Setup of build 31:
## Top
module Top(clk, rst, Trig, Echo, distance, sel);
input clk, rst, Echo;
output Trig;
output [6:0] distance;
output [3:0] sel;
wire [19:0] dis;
wire [1:0] state;
wire clk_1k;
counter_1000 u3(.clk(clk), .rst(rst), .clkout(clk_1k), .statechange(state));
TrigSignal u1(.clk_1m(clk), .rst(rst), .trig(Trig));
PosCounter u2(.clk_1m(clk), .rst(rst), .echo(Echo), .dis_count(dis));
Showdigit u4(.in(dis),.LED_activating_counter(state),.out1(distance[6:0]),.out2(sel[3:0]));
endmodule  
For scale: about 4000 cells after synthesis, roughly 15 I/O pins.
make LEC_CHECK=0 CAP_MARGIN=20 CORE_MARGIN=2 CORE_UTILIZATION=40 PLACE_DENSITY=0.6 SLEW_MARGIN=20 finish   # period 1000.0 ns
run.sh (not shown) runs the stock make flow with config.mk's settings and CLKGATE_MAP_FILE=.
The final layout from build 31, which completed every stage, passed the timing, DRC and antenna checks at the end of the flow.
For build 3, these inputs were changed with respect to build 31:
# build 31
export LEC_CHECK = 0
export CAP_MARGIN = 20
export CORE_MARGIN = 2
export CORE_UTILIZATION = 40
export PLACE_DENSITY = 0.6
export SLEW_MARGIN = 20
create_clock -name core_clock -period 1000.0 [get_ports {clk}]
# build 3
export LEC_CHECK = 0
export CAP_MARGIN = 20
export CORE_MARGIN = 2
export CORE_UTILIZATION = 40
export PLACE_DENSITY = 0.6
export SETUP_SLACK_MARGIN = -2.0
export SLEW_MARGIN = 20
create_clock -name core_clock -period 293.0 [get_ports {clk}]
## What came out
Build 3 went all the way through the flow, and no timing, DRC or antenna check failed.
Build 31: PASS, flow complete, no timing, DRC or antenna violations
On critical path depth, build 31 and build 3 are basically level.
On number of clock buffers in the layout, build 31 and build 3 are neck and neck.
Sort build 31 and build 3 by share of the cycle needed by the critical path after routing, descending, and build 3 comes first.
Summary of build 3 over build 31: final design instance area without fill essentially unchanged.
Inputs modified between build 3 and build 38:
# build 3
export LEC_CHECK = 0
export CAP_MARGIN = 20
export CORE_MARGIN = 2
export CORE_UTILIZATION = 40
export PLACE_DENSITY = 0.6
export SETUP_SLACK_MARGIN = -2.0
export SLEW_MARGIN = 20
create_clock -name core_clock -period 293.0 [get_ports {clk}]
# build 38
export LEC_CHECK = 0
export ABC_AREA = 1
export CAP_MARGIN = 35
export CORE_MARGIN = 2
export CORE_UTILIZATION = 72
export CTS_CLUSTER_SIZE = 13
export HOLD_SLACK_MARGIN = 0.29
export PLACE_DENSITY_LB_ADDON = 0.28
export SLEW_MARGIN = 20
create_clock -name core_clock -period 163.0 [get_ports {clk}]
### Flow results
Both conditions hold for build 38: the flow ran to the end and the final layout passed the timing, DRC and antenna checks. The final layout from build 3, which completed every stage, passed the timing, DRC and antenna checks at the end of the flow. Re signed area change from the synthesized netlist to the final layout: build 38 is 2.8 points down on build 3. Delta(worst setup slack, build 38 - build 3) < 0. Compared with build 3, build 38 degrades total number of vias. Build 38 vs build 3 — global routing met2 resource utilization rose 23 points.
diff inputs: build 38 => build 39
# build 38
export LEC_CHECK = 0
export ABC_AREA = 1
export CAP_MARGIN = 35
export CORE_MARGIN = 2
export CORE_UTILIZATION = 72
export CTS_CLUSTER_SIZE = 13
export HOLD_SLACK_MARGIN = 0.29
export PLACE_DENSITY_LB_ADDON = 0.28
export SLEW_MARGIN = 20
create_clock -name core_clock -period 163.0 [get_ports {clk}]
# build 39
export LEC_CHECK = 0
export ABC_AREA = 1
export CAP_MARGIN = 20
export CORE_MARGIN = 2
export CORE_UTILIZATION = 72
export CTS_CLUSTER_SIZE = 13
export PLACE_DENSITY_LB_ADDON = 0.23
export SLEW_MARGIN = 20
create_clock -name core_clock -period 163.0 [get_ports {clk}]
==> results <==
- Compared with build 38, in build 39 worst hold slack after final layout went down, core utilization did not really move, count of fill cells added during filler insertion did not really move.
- Compared with build 38, build 39 shows minimum clock period higher by 0.042 ns.
- Build 39 ended with more number of clock-tree buffers in the layout than build 38.
- On final area, build 38 and build 39 are neck and neck.


Starting RTL as in the previous note.
## Top
module Top(clk, rst, Trig, Echo, distance, sel);
input clk, rst, Echo;
output Trig;
output [6:0] distance;
output [3:0] sel;
wire [19:0] dis;
wire [1:0] state;
wire clk_1k;
counter_1000 u3(.clk(clk), .rst(rst), .clkout(clk_1k), .statechange(state));
TrigSignal u1(.clk_1m(clk), .rst(rst), .trig(Trig));
PosCounter u2(.clk_1m(clk), .rst(rst), .echo(Echo), .dis_count(dis));
Showdigit u4(.in(dis),.LED_activating_counter(state),.out1(distance[6:0]),.out2(sel[3:0]));
endmodule  
make LEC_CHECK=0 CAP_MARGIN=20 CORE_MARGIN=2 CORE_UTILIZATION=40 PLACE_DENSITY=0.6 SLEW_MARGIN=20 finish   # period 293.0 ns
The starting point ran to the end with no violations.
Change:
ABC_AREA = 1   (was default)
CORE_UTILIZATION = 71   (was 40)
PLACE_DENSITY = default   (was 0.6)
PLACE_DENSITY_LB_ADDON = 0.17   (was default)
clock period = 166.0 ns   (was 293.0 ns; I/O delays follow)
=> The changed run ran to the end with no violations. Synthesized area came out higher by 15%. Wire length goes down by 2.9%. Utilization went up by 31 points. Critical path depth rose by 74. Global-route usage goes up by 10 points. Final area climbs by 12%. Clock skew rose by 0.0047 ns. Worst setup slack is worse by 80 ns. Die size is lower by 35%.
Change:
ABC_AREA = default   (was 1)
CAP_MARGIN = 0   (was 20)
CORE_UTILIZATION = 69   (was 71)
CTS_CLUSTER_DIAMETER = 87   (was default)
PLACE_DENSITY = 0.6   (was default)
PLACE_DENSITY_LB_ADDON = default   (was 0.17)
clock period = 903.0 ns   (was 166.0 ns; I/O delays follow)
Setup slack improved by 570 ns.
Core utilization fell by 1.8 points.
Synthesized area decreases by 13%.
Die size is lower by 10%.
Critical path depth shrinks by 76.
Worst hold slack gains 0.070 ns.
Sequential cell count does not change.
Final area drops by 12%.
Change:
CAP_MARGIN = 20   (was 0)
CORE_ASPECT_RATIO = 0.9   (was default)
CORE_UTILIZATION = 40   (was 69)
CTS_CLUSTER_DIAMETER = 170   (was 87)
CTS_CLUSTER_SIZE = 43   (was default)
clock period = 1000.0 ns   (was 903.0 ns; I/O delays follow)
Result:
- global-route usage goes down by 16 points
- die size goes up by well over a third
- register-to-register slack improves by 97 ns
- design area goes up by a few percent
Change:
CAP_MARGIN = 10   (was 20)
CELL_PAD_IN_SITES_DETAIL_PLACEMENT = 0   (was default)
CELL_PAD_IN_SITES_GLOBAL_PLACEMENT = 3   (was default)
CORE_ASPECT_RATIO = 0.87   (was 0.9)
CORE_UTILIZATION = 27   (was 40)
CTS_CLUSTER_DIAMETER = default   (was 170)
CTS_CLUSTER_SIZE = default   (was 43)
GPL_TIMING_DRIVEN = 0   (was default)
HOLD_SLACK_MARGIN = 0.19   (was default)
MAX_ROUTING_LAYER = met4   (was default)
SLEW_MARGIN = 15   (was 20)
TNS_END_PERCENT = 10   (was default)
Effect: Core utilization is lower by 13 points; critical path depth climbs by 34; sequential share of layout area drops by 0.20 points; cell count rises by 11%; synthesized cell count is unchanged; clock-buffer cell count falls by 2; wire length rose by 25%; final area came out higher by 3.3%.
Change:
CAP_MARGIN = 0   (was 10)
CELL_PAD_IN_SITES_DETAIL_PLACEMENT = default   (was 0)
CELL_PAD_IN_SITES_GLOBAL_PLACEMENT = default   (was 3)
CORE_ASPECT_RATIO = 1.74   (was 0.87)
CORE_MARGIN = 9   (was 2)
CORE_UTILIZATION = 72   (was 27)
CTS_CLUSTER_DIAMETER = 382   (was default)
CTS_CLUSTER_SIZE = 98   (was default)
GPL_TIMING_DRIVEN = default   (was 0)
HOLD_SLACK_MARGIN = default   (was 0.19)
MAX_ROUTING_LAYER = default   (was met4)
PLACE_DENSITY = 0.36   (was 0.6)
SLEW_MARGIN = 20   (was 15)
TNS_END_PERCENT = 15   (was 10)
The new run finished with timing, DRC and antenna clean.
Critical path depth goes down by 39.
Core utilization goes up by 46 points.
Synthesized cell count does not change.
Area after synthesis stays the same.
Global-route usage goes up by 19 points.
Wire length goes down by 6.0%.
Setup slack gets better by 6.0 ns.
Worst hold slack gets better by 0.012 ns.
Flip-flop count stays the same.
